// apb_top
module apb_top(
    input        pclk,
    input        presetn,
    input        start,
    input        write,
    input [31:0] addr,
    input [31:0] wdata,
    input [3:0]  strb,
    input [2:0]  prot,
    output [31:0] rdata,
    output        done,
    output        error
);
    wire        psel;
    wire        penable;
    wire        pwrite;
    wire [31:0] paddr;
    wire [31:0] pwdata;
    wire [3:0]  pstrb;
    wire [2:0]  pprot;
    wire [31:0] prdata_int;
    wire        pready_int;
    wire        pslverr_int;
    wire psel0 = psel && (paddr[31:12] == 20'h00000);   
    wire psel1 = psel && (paddr[31:12] == 20'h0001);   
    wire [31:0] prdata0;
    wire        pready0;
    wire        pslverr0;
    wire [31:0] prdata1;
    wire        pready1;
    wire        pslverr1;
    assign prdata_int = psel0 ? prdata0
                      : psel1 ? prdata1
                      : 32'h0000_0000;
    assign pready_int = psel0 ? pready0
                      : psel1 ? pready1
                      : penable;
    assign pslverr_int= psel0 ? pslverr0
  ...
clock: 2.42 ns
lec_check: 0
abc_area: 0
cap_margin: 30
core_aspect_ratio: 1.03
core_margin: 2
core_utilization: 72
cts_cluster_diameter: 356
cts_cluster_size: 14
gpl_routability_driven: 1
max_routing_layer: met4
place_density_lb_addon: 0.05
setup_slack_margin: 0.36
slew_margin: 30
run.sh (not shown) runs the stock make flow with config.mk's settings and CLKGATE_MAP_FILE=.
The first run completed and failed the layout checks on negative setup slack.
Then changed:
- CORE_UTILIZATION: 72 -> 70
- MAX_ROUTING_LAYER: met4 -> default
- SETUP_SLACK_MARGIN: 0.36 -> 0.37
After rerunning:
- The new run finished clean
- die area increases by about 2.8%
- design area decreases by about 2.7%
- sequential power decreases by about 1%
- worst hold slack degrades by 20 ps
- power decreases by about 1.6%
- setup slack improves by 210 ps
Then changed:
- ABC_AREA: 0 -> 1
- CAP_MARGIN: 30 -> 20
- CORE_ASPECT_RATIO: 1.03 -> default
- CTS_CLUSTER_DIAMETER: 356 -> default
- CTS_CLUSTER_SIZE: 14 -> 31
- GPL_ROUTABILITY_DRIVEN: 1 -> default
- PLACE_DENSITY_LB_ADDON: 0.05 -> default
- SETUP_SLACK_MARGIN: 0.37 -> default
- SLEW_MARGIN: 30 -> 20
- clock period: 2.42 -> 1.66 ns (I/O delays scaled with it)
What happened: This time the run reached the layout checks and failed them: negative setup slack. Non-clock buffer count is higher by 38. Hold slack degrades by 190 ps. Final area is about the same. Final cell count is higher by well over a third. Clock skew is higher by 4.1 ps. Wire length is higher by a quarter to a third. Combinational power is higher by well over a third. Global-route usage is higher by 7.0 points. Setup slack degrades by 830 ps. Die area is lower by a few percent. Utilization is higher by 4.0 points.

---

Starting RTL as in the previous note.
Settings: LEC_CHECK=0, CAP_MARGIN=20, CORE_MARGIN=2, CORE_UTILIZATION=67, CTS_CLUSTER_DIAMETER=242, CTS_CLUSTER_SIZE=30, MAX_ROUTING_LAYER=met4, SETUP_SLACK_MARGIN=0.64, SLEW_MARGIN=20; clock period 2.15 ns.
The baseline completed, yet does not pass: negative setup slack.
Rerun with:
CORE_UTILIZATION = 70   (was 67)
CTS_CLUSTER_DIAMETER = default   (was 242)
CTS_CLUSTER_SIZE = 32   (was 30)
MAX_ROUTING_LAYER = default   (was met4)
SETUP_SLACK_MARGIN = default   (was 0.64)
clock period = 1.67 ns   (was 2.15 ns; I/O delays follow)
Outcome:
- The changed run reached the layout checks and failed them: negative setup slack
- critical path depth is higher by 2
- first-iteration DRC count goes up by 60%
- final area came out higher by 4.9%
- routed wire length climbs by 29%
- non-clock buffer count came out higher by 24
- clock skew fell by 13 ps
Rerun with:
ABC_AREA = 1   (was default)
CORE_UTILIZATION = 72   (was 70)
CTS_CLUSTER_DIAMETER = 400   (was default)
CTS_CLUSTER_SIZE = default   (was 32)
PLACE_DENSITY = 0.39   (was default)
SETUP_SLACK_MARGIN = -0.11   (was default)
clock period = 1.66 ns   (was 1.67 ns; I/O delays follow)
The changed run completed, yet does not pass: negative setup slack.
Worst setup slack loses 350 ps.
Sequential power goes down by about 5%.
Worst hold slack gains 5.6 ps.
Non-clock buffer count goes down by 8.
Critical path depth goes up by 2.
Total power goes up by 1.8%.
Die size goes down by 7.1%.
Final area goes down by 6.9%.
Wire length goes up by 18%.
Rerun with:
ABC_AREA = default   (was 1)
CORE_UTILIZATION = 46   (was 72)
CTS_CLUSTER_DIAMETER = default   (was 400)
PLACE_DENSITY = default   (was 0.39)
SETUP_SLACK_MARGIN = default   (was -0.11)
clock period = 3.0 ns   (was 1.66 ns; I/O delays follow)
The changed run passed the timing, design-rule and antenna checks.
Worst setup slack gets better by 1400 ps.
Synthesized cell count drops by about 40%.
Area after synthesis climbs by about 5%.
Sequential share of layout area climbs by 1.9 points.
Non-clock buffer count drops by 92.
Rerun with:
ABC_AREA = 1   (was default)
CORE_UTILIZATION = 68   (was 46)
CTS_CLUSTER_DIAMETER = 400   (was default)
clock period = 1.66 ns   (was 3.0 ns; I/O delays follow)
The changed run completed and failed the layout checks on negative setup slack; clock-buffer cell count falls by 8; routed wire length rises by about 22%; cell count rises by 33%; worst setup slack got worse by 770 ps; utilization rises by 32 points.
Rerun with:
ABC_AREA = default   (was 1)
CORE_UTILIZATION = 20   (was 68)
CTS_CLUSTER_DIAMETER = default   (was 400)
clock period = 5.75 ns   (was 1.66 ns; I/O delays follow)
Effect: The changed run went through all stages and came out clean. Critical path depth shrinks by 6. Design area grows by 1.2%. Core utilization shrinks by 63 points. Cell count grows by about 2.4%. Wire length shrinks by 5.4%.

---

run A:
apb_top again, from the RTL that the note above started with.
clock: 2.38 ns
lec_check: 0
abc_area: 1
cap_margin: 30
core_aspect_ratio: 1.03
core_margin: 2
core_utilization: 16
cts_cluster_diameter: 220
cts_cluster_size: 15
gpl_routability_driven: 1
place_density_lb_addon: 0.14
setup_slack_margin: 0.11
slew_margin: 30
Run A finished all stages; the layout is clean.
What run B does differently from run A at the input level:
- PLACE_DENSITY_LB_ADDON changed from 0.14 to 0.05
- ABC_AREA changed from 1 to 0
- CTS_CLUSTER_DIAMETER changed from 220 to 356
- CORE_UTILIZATION changed from 16 to 72
- the clock period (ns, I/O delays scaled along) changed from 2.38 to 2.33
Looking at clock share of power, run B sits 0.8 points below run A.
Taking run A as the reference point, the area used by multi-input combinational logic of run B rises by 20%.
A startpoint of the worst setup timing path of master.paddr[31]$_DFFE_PN0P_ is what run A shows, while master.paddr[9]$_DFFE_PN0P_ belongs to run B.
Via count sits lower in run B than in run A.
| clock skew | higher: run A |
Yosys synthesis chip area sits higher in run B than in run A.
Run A has higher worst reg-to-reg setup slack than run B.
Routed length on met1 came out lower on run B than on run A.
Run B improves on run A in global-route wire length before repair.
Critical path depth | run B below run A
Summary: routed wire length, run B better than run A
Edits applied to the flow inputs when going from run B to run C:
- removing SETUP_SLACK_MARGIN (formerly 0.11)
- setting HOLD_SLACK_MARGIN to 0.29 for the first time
- removing GPL_ROUTABILITY_DRIVEN (formerly 1)
- removing CORE_ASPECT_RATIO (formerly 1.03)
- changing SLEW_MARGIN from 30 to 20
- changing ABC_AREA from 0 to 1
- removing PLACE_DENSITY_LB_ADDON (formerly 0.05)
- changing CAP_MARGIN from 30 to 20
- setting TNS_END_PERCENT to 10 for the first time
- changing CTS_CLUSTER_DIAMETER from 356 to 400
- changing the clock period (ns, I/O delays scaled along) from 2.33 to 1.67
Run B: all stages complete, timing, DRC and antenna checks passed. What the final checks of run C revealed, after a flow that finished every stage, was a layout that fails on setup timing. Taking run B as the reference, in run C share of the clock period used by the worst path after layout picked up an extra 40 points, number of buffers created by CTS has remained practically unchanged. Run C against run B; chip area line of the yosys report is down by a few percent. A top logic cell family in the synthesized netlist of simple AND/OR/NAND/NOR gates is what run C shows, while multiplexers belongs to run B. Compare run C and run B | design area lower: run C. Summary of run C over run B: total of max-cap violations held, first-pass detailed-route iteration total went down 1, critical path depth went up 5. On minimum setup slack among reg-to-reg paths: between run C and run B, it ends up lower for run C. Run C vs run B on area of the mapped netlist: run C is the lower one. Comparing floorplan die area for run C and run B, the bigger number came from run B.
Input-level comparison between run D and run C:
- a change of CORE_UTILIZATION from 72 to 40
- a deleted TNS_END_PERCENT that had been 10
- a deleted CTS_CLUSTER_DIAMETER that had been 400
- a deleted CTS_CLUSTER_SIZE that had been 15
- a deleted HOLD_SLACK_MARGIN that had been 0.29
- a deleted ABC_AREA that had been 1
- a change of the clock period (ns, I/O delays scaled along) from 1.67 to 3.0
## What came out
Run D completed end to end with timing, DRC and antenna clean. Re port buffer count: no difference whatsoever between run C and run D. The net count after synthesis in run D sits about 40% below the value recorded for run C. Changes observed in run D relative to run C: sum of internal, switching and leakage power has decreased, required time reported for the critical path endpoint has increased. Run D vs. run C: hold slack went down by 300 ps. When run D is measured against run C, its cell area turns out about 3.4% higher. Diff run C -> run D: number of global-route vias before repair shrank by 4,040, synthesized cell count now smaller, clock share of power higher. Of run D and run C, the run reporting the higher number of cell rows was run D. The number of optimization iterations in the first detailed-route pass in run D was lower than what run C gave.
No activity file was given, so power comes from the tool's default toggle rates.
